==> run R: inputs <==
==> flow/design.v (excerpt) <==
module conv (
input [4:0] stride,
input  conv_enable, 
output reg [18:0] address1 , address2, write_address,
output reg end_reach, full_conv_end, dot_sum_end,
input clk,
input reset,
input [9:0] w1 ,h1,w2,h2,
output reg [9:0] width, height
  );
clock: 7.38 ns
lec_check: 0
cap_margin: 20
cell_pad_in_sites_detail_placement: 1
cell_pad_in_sites_global_placement: 1
core_aspect_ratio: 0.73
core_margin: 4
core_utilization: 52
cts_cluster_diameter: 361
cts_cluster_size: 21
gpl_routability_driven: 1
gpl_timing_driven: 1
hold_slack_margin: -0.1
place_density: 0.52
slew_margin: 20
tns_end_percent: 85
run.sh (not shown) runs the stock make flow with config.mk's settings and CLKGATE_MAP_FILE=.
==> inputs of run X, as changes to run R <==
- CELL_PAD_IN_SITES_DETAIL_PLACEMENT: 1 -> unset
- CELL_PAD_IN_SITES_GLOBAL_PLACEMENT: 1 -> unset
- CORE_ASPECT_RATIO: 0.73 -> unset
- CORE_MARGIN: 4 -> 2
- CORE_UTILIZATION: 52 -> 40
- CTS_CLUSTER_DIAMETER: 361 -> 191
- CTS_CLUSTER_SIZE: 21 -> 53
- GPL_ROUTABILITY_DRIVEN: 1 -> unset
- GPL_TIMING_DRIVEN: 1 -> unset
- HOLD_SLACK_MARGIN: -0.1 -> unset
- PLACE_DENSITY: 0.52 -> 0.35
- TNS_END_PERCENT: 85 -> unset
==> flow/constraint.sdc (replaced) <==
create_clock -name core_clock -period 11.0 [get_ports {clk}]
set_input_delay 2.2000 -clock core_clock [delete_from_list [all_inputs] [get_ports {clk}]]
set_output_delay 2.2000 -clock core_clock [all_outputs]
set_load 0.01 [all_outputs]
==> results <==
- Run R died in 4_1_cts. Run X finished with timing, DRC and antenna clean.
- In synthesized cell count, run R and run X do not differ.
- In run X the die area is larger than in run R, by 25%.
- In area after synthesis, run X and run R do not differ.

* * *

==> v3 <==
==> flow/design.v <==
`timescale 1ns / 1ps
module conv (
input [4:0] stride,
input  conv_enable, 
output reg [18:0] address1 , address2, write_address,
output reg end_reach, full_conv_end, dot_sum_end,
input clk,
input reset,
input [9:0] w1 ,h1,w2,h2,
output reg [9:0] width, height
  );
reg [9:0] H1_index_outer , V1_index_outer ;
reg [5:0]	v1_index_inner , h1_index_inner ;
reg dot_sum_start ;
always @ (posedge clk) begin	 
		if (reset) begin
			H1_index_outer = 0;
			V1_index_outer = 0;
			v1_index_inner = 0;
			h1_index_inner = 0;
			address1 = 0;
			address2 = 0;
			write_address = 0;
			end_reach = 0;
			dot_sum_end = 0;
			dot_sum_start = 1;
			full_conv_end = 0;
			width = 0;
			height = 0;
		end
		else if (conv_enable) begin
				if (dot_sum_start) begin
						v1_index_inner = 0;
						h1_index_inner = 0;
						dot_sum_start = 0;
						dot_sum_end =0;
				end	
				if (!full_conv_end) begin
					address1 = address1 + 2'b01;
					h1_index_inner = h1_index_inner + 2'b01 ;
					if (h1_index_inner == w2) begin			 
						v1_index_inner = v1_index_inner + 1;
						h1_index_inner = 6'b0;								
						address1 = (v1_index_inner + V1_index_outer )* w1 + H1_index_outer;
					end	
					if (v1_index_inner == h2) begin			 
						H1_index_outer = H1_index_outer + stride;
						address1 = V1_index_outer * w1 + H1_index_outer ;
						dot_sum_start = 1;
						dot_sum_end =1;
						v1_index_inner = 6'b0;
					end
					if ((H1_index_outer + w2) > w1	) begin		 
						width = H1_index_outer;
						dot_sum_start = 1;
						V1_index_outer = V1_index_outer + stride;
						H1_index_outer = 10'b0000000000;
						address1 = V1_index_outer * w1;
					end
					if (address1 == h1*w1 ) 		full_conv_end = 1;		 
					if ((address1 + 1) == h1*w1 ) 		height = V1_index_outer + 1;
					address2 = v1_index_inner*w2 + h1_index_inner;
					if (dot_sum_start)	write_address	= write_address + 1;
				end
		end
    end
endmodule 
==> flow/run.sh <==
#!/bin/bash
# the make line also repeats each setting of config.mk as NAME=value (left out here)
make -C /OpenROAD-flow-scripts/flow DESIGN_CONFIG=/design/flow/config.mk WORK_HOME=/design/flow/orfs CLKGATE_MAP_FILE= finish
==> flow/config.mk <==
export PLATFORM = sky130hd
export DESIGN_NAME = conv
export DESIGN_NICKNAME = conv
export VERILOG_FILES = /design/flow/design.v
export SDC_FILE = /design/flow/constraint.sdc
export NUM_CORES = 4
export LEC_CHECK = 0
export CAP_MARGIN = 20
export CORE_MARGIN = 2
export CORE_UTILIZATION = 72
export CTS_CLUSTER_DIAMETER = 54
export PLACE_DENSITY_LB_ADDON = 0.19
export SETUP_SLACK_MARGIN = 2.75
export SLEW_MARGIN = 20
==> flow/constraint.sdc <==
create_clock -name core_clock -period 9.6 [get_ports {clk}]
set_input_delay 1.9200 -clock core_clock [delete_from_list [all_inputs] [get_ports {clk}]]
set_output_delay 1.9200 -clock core_clock [all_outputs]
set_load 0.01 [all_outputs]
==> v12 (differences from v3) <==
--- a/flow/config.mk
+++ b/flow/config.mk
@@ -8,7 +8,6 @@
 export CAP_MARGIN = 20
 export CORE_MARGIN = 2
-export CORE_UTILIZATION = 72
-export CTS_CLUSTER_DIAMETER = 54
-export PLACE_DENSITY_LB_ADDON = 0.19
-export SETUP_SLACK_MARGIN = 2.75
+export CORE_UTILIZATION = 58
+export CTS_CLUSTER_DIAMETER = 237
+export CTS_CLUSTER_SIZE = 98
 export SLEW_MARGIN = 20
==> flow/constraint.sdc (replaced) <==
create_clock -name core_clock -period 11.0 [get_ports {clk}]
set_input_delay 2.2000 -clock core_clock [delete_from_list [all_inputs] [get_ports {clk}]]
set_output_delay 2.2000 -clock core_clock [all_outputs]
set_load 0.01 [all_outputs]
==> v15 (differences from v3) <==
--- a/flow/config.mk
+++ b/flow/config.mk
@@ -6,9 +6,9 @@
 export NUM_CORES = 4
 export LEC_CHECK = 0
+export ABC_AREA = 1
 export CAP_MARGIN = 20
 export CORE_MARGIN = 2
 export CORE_UTILIZATION = 72
-export CTS_CLUSTER_DIAMETER = 54
-export PLACE_DENSITY_LB_ADDON = 0.19
-export SETUP_SLACK_MARGIN = 2.75
+export CTS_CLUSTER_DIAMETER = 211
+export CTS_CLUSTER_SIZE = 100
 export SLEW_MARGIN = 20
==> flow/constraint.sdc (replaced) <==
create_clock -name core_clock -period 8.4 [get_ports {clk}]
set_input_delay 1.6800 -clock core_clock [delete_from_list [all_inputs] [get_ports {clk}]]
set_output_delay 1.6800 -clock core_clock [all_outputs]
set_load 0.01 [all_outputs]
==> v8 (differences from v3) <==
--- a/flow/config.mk
+++ b/flow/config.mk
@@ -8,7 +8,4 @@
 export CAP_MARGIN = 20
 export CORE_MARGIN = 2
-export CORE_UTILIZATION = 72
-export CTS_CLUSTER_DIAMETER = 54
-export PLACE_DENSITY_LB_ADDON = 0.19
-export SETUP_SLACK_MARGIN = 2.75
+export CORE_UTILIZATION = 40
 export SLEW_MARGIN = 20
==> flow/constraint.sdc (replaced) <==
create_clock -name core_clock -period 11.0 [get_ports {clk}]
set_input_delay 2.2000 -clock core_clock [delete_from_list [all_inputs] [get_ports {clk}]]
set_output_delay 2.2000 -clock core_clock [all_outputs]
set_load 0.01 [all_outputs]
==> comparison <==
v15 completed and failed the layout checks on negative setup slack. v12 ran to the end with no violations. v3 aborted during global routing (5_1_grt), error ODB-0269. v8 ran to the end with no violations. Synthesized area: v15 is higher than v12 (2.3%). Final area: v12 < v8 < v15. In v12 the die size is higher than in v15, by 21%. In v12 the sequential share of layout area is higher than in v15, by 1.2 points.
==> figures <==
item                                                            v3              v8             v12                       v15
Outcome                                     stopped before the end  finished clean  finished clean  finished with violations
Stage where the flow stopped              global routing (5_1_grt)               -               -                         -
Reasons for failing layout checks                                -               -               -      negative setup slack
Post-route met1 wirelength                                       -        32800 um        30000 um                  31500 um
Initial detailed-routing violation count                         -            1253            1443                      4699
Timing startpoint of the critical path                           -       stride[1]       stride[0]                 stride[0]
Min-Delay Path Class                                             -      reg -> reg      reg -> reg                reg -> reg
Post-DP HPWL                                              58600 um        60900 um        56400 um                  67500 um
Max Clock Skew                                                   -         18.4 ps         28.3 ps                   20.8 ps
Slowest cell on the critical path                                -            fa_1            fa_1                      fa_2
Diode insertion count for antenna repair                         -               0               1                         0

* * *

==> inputs of build 83 <==
// conv: RTL as listed in full above, without the edits since
make LEC_CHECK=0 CAP_MARGIN=20 CORE_MARGIN=2 CORE_UTILIZATION=58 SLEW_MARGIN=20 finish   # period 5.9 ns
==> inputs of trial 41, as changes to build 83 <==
Settings changed: CORE_UTILIZATION 58 to 52.
==> flow/constraint.sdc (replaced) <==
create_clock -name core_clock -period 10.6 [get_ports {clk}]
set_input_delay 2.1200 -clock core_clock [delete_from_list [all_inputs] [get_ports {clk}]]
set_output_delay 2.1200 -clock core_clock [all_outputs]
set_load 0.01 [all_outputs]
==> inputs of trial 47, as changes to build 83 <==
Settings changed: CAP_MARGIN 20 to 15, CORE_UTILIZATION 58 to 72, CTS_CLUSTER_DIAMETER from default to 142, CTS_CLUSTER_SIZE from default to 38.
==> flow/constraint.sdc (replaced) <==
create_clock -name core_clock -period 5.97 [get_ports {clk}]
set_input_delay 1.1940 -clock core_clock [delete_from_list [all_inputs] [get_ports {clk}]]
set_output_delay 1.1940 -clock core_clock [all_outputs]
set_load 0.01 [all_outputs]
==> qor summary <==
metric                                                                           build 83                   trial 47                    trial 41
Flop area                                                                        2210 µm²                          -                    2200 µm²
Total of fill cells in the finished design                                           2569                          -                        4205
Non-Filler Instances                                                                 4171                          -                        3690
Most utilized layer in the global route result                                       met2                          -                        met2
Sequential cell area share                                                         0.0662                          -                      0.0812
Worst Hold Class                                                               reg -> reg                          -                  reg -> reg
Clock network latency to the later pin of the worst-skew pair                     0.41 ns                          -                     0.39 ns
Share of the core filled with cells in the final layout                             0.815                          -                       0.595
Global-route wire length before repair                                             125 mm                          -                      114 mm
Instance count on the critical path                                                    46                          -                          41
Status                                                           finished with violations  aborted with a tool error    timing/DRC/antenna clean
Stage where the flow stopped                                                            -       clock tree synthesis                           -
Layout check failures                                                negative setup slack                          -                           -
Crit path capture type                                                               flop                          -                        flop
Comb pwr share                                                                      0.820                          -                       0.769
Power attributed to sequential cells                                             0.825 mW                          -                    0.460 mW
Transition at the pin with the smallest max-transition slack                     0.889 ns                          -                    0.934 ns
Proportion of total power due to net switching                                      0.469                          -                       0.511
Multi-input gates                                                                    2270                          -                        2270
CTS root buf                                                   sky130_fd_sc_hd__clkbuf_16                          -  sky130_fd_sc_hd__clkbuf_16
R2r setup slk                                                                    -3.07 ns                          -                     0.60 ns
Power attributed to the clock group                                              0.681 mW                          -                    0.357 mW
Core footprint                                                                  40900 µm²                  33300 µm²                   45600 µm²
Global router's overall resource usage                                              0.362                          -                       0.305
Power is estimated from default activity; no workload was simulated.
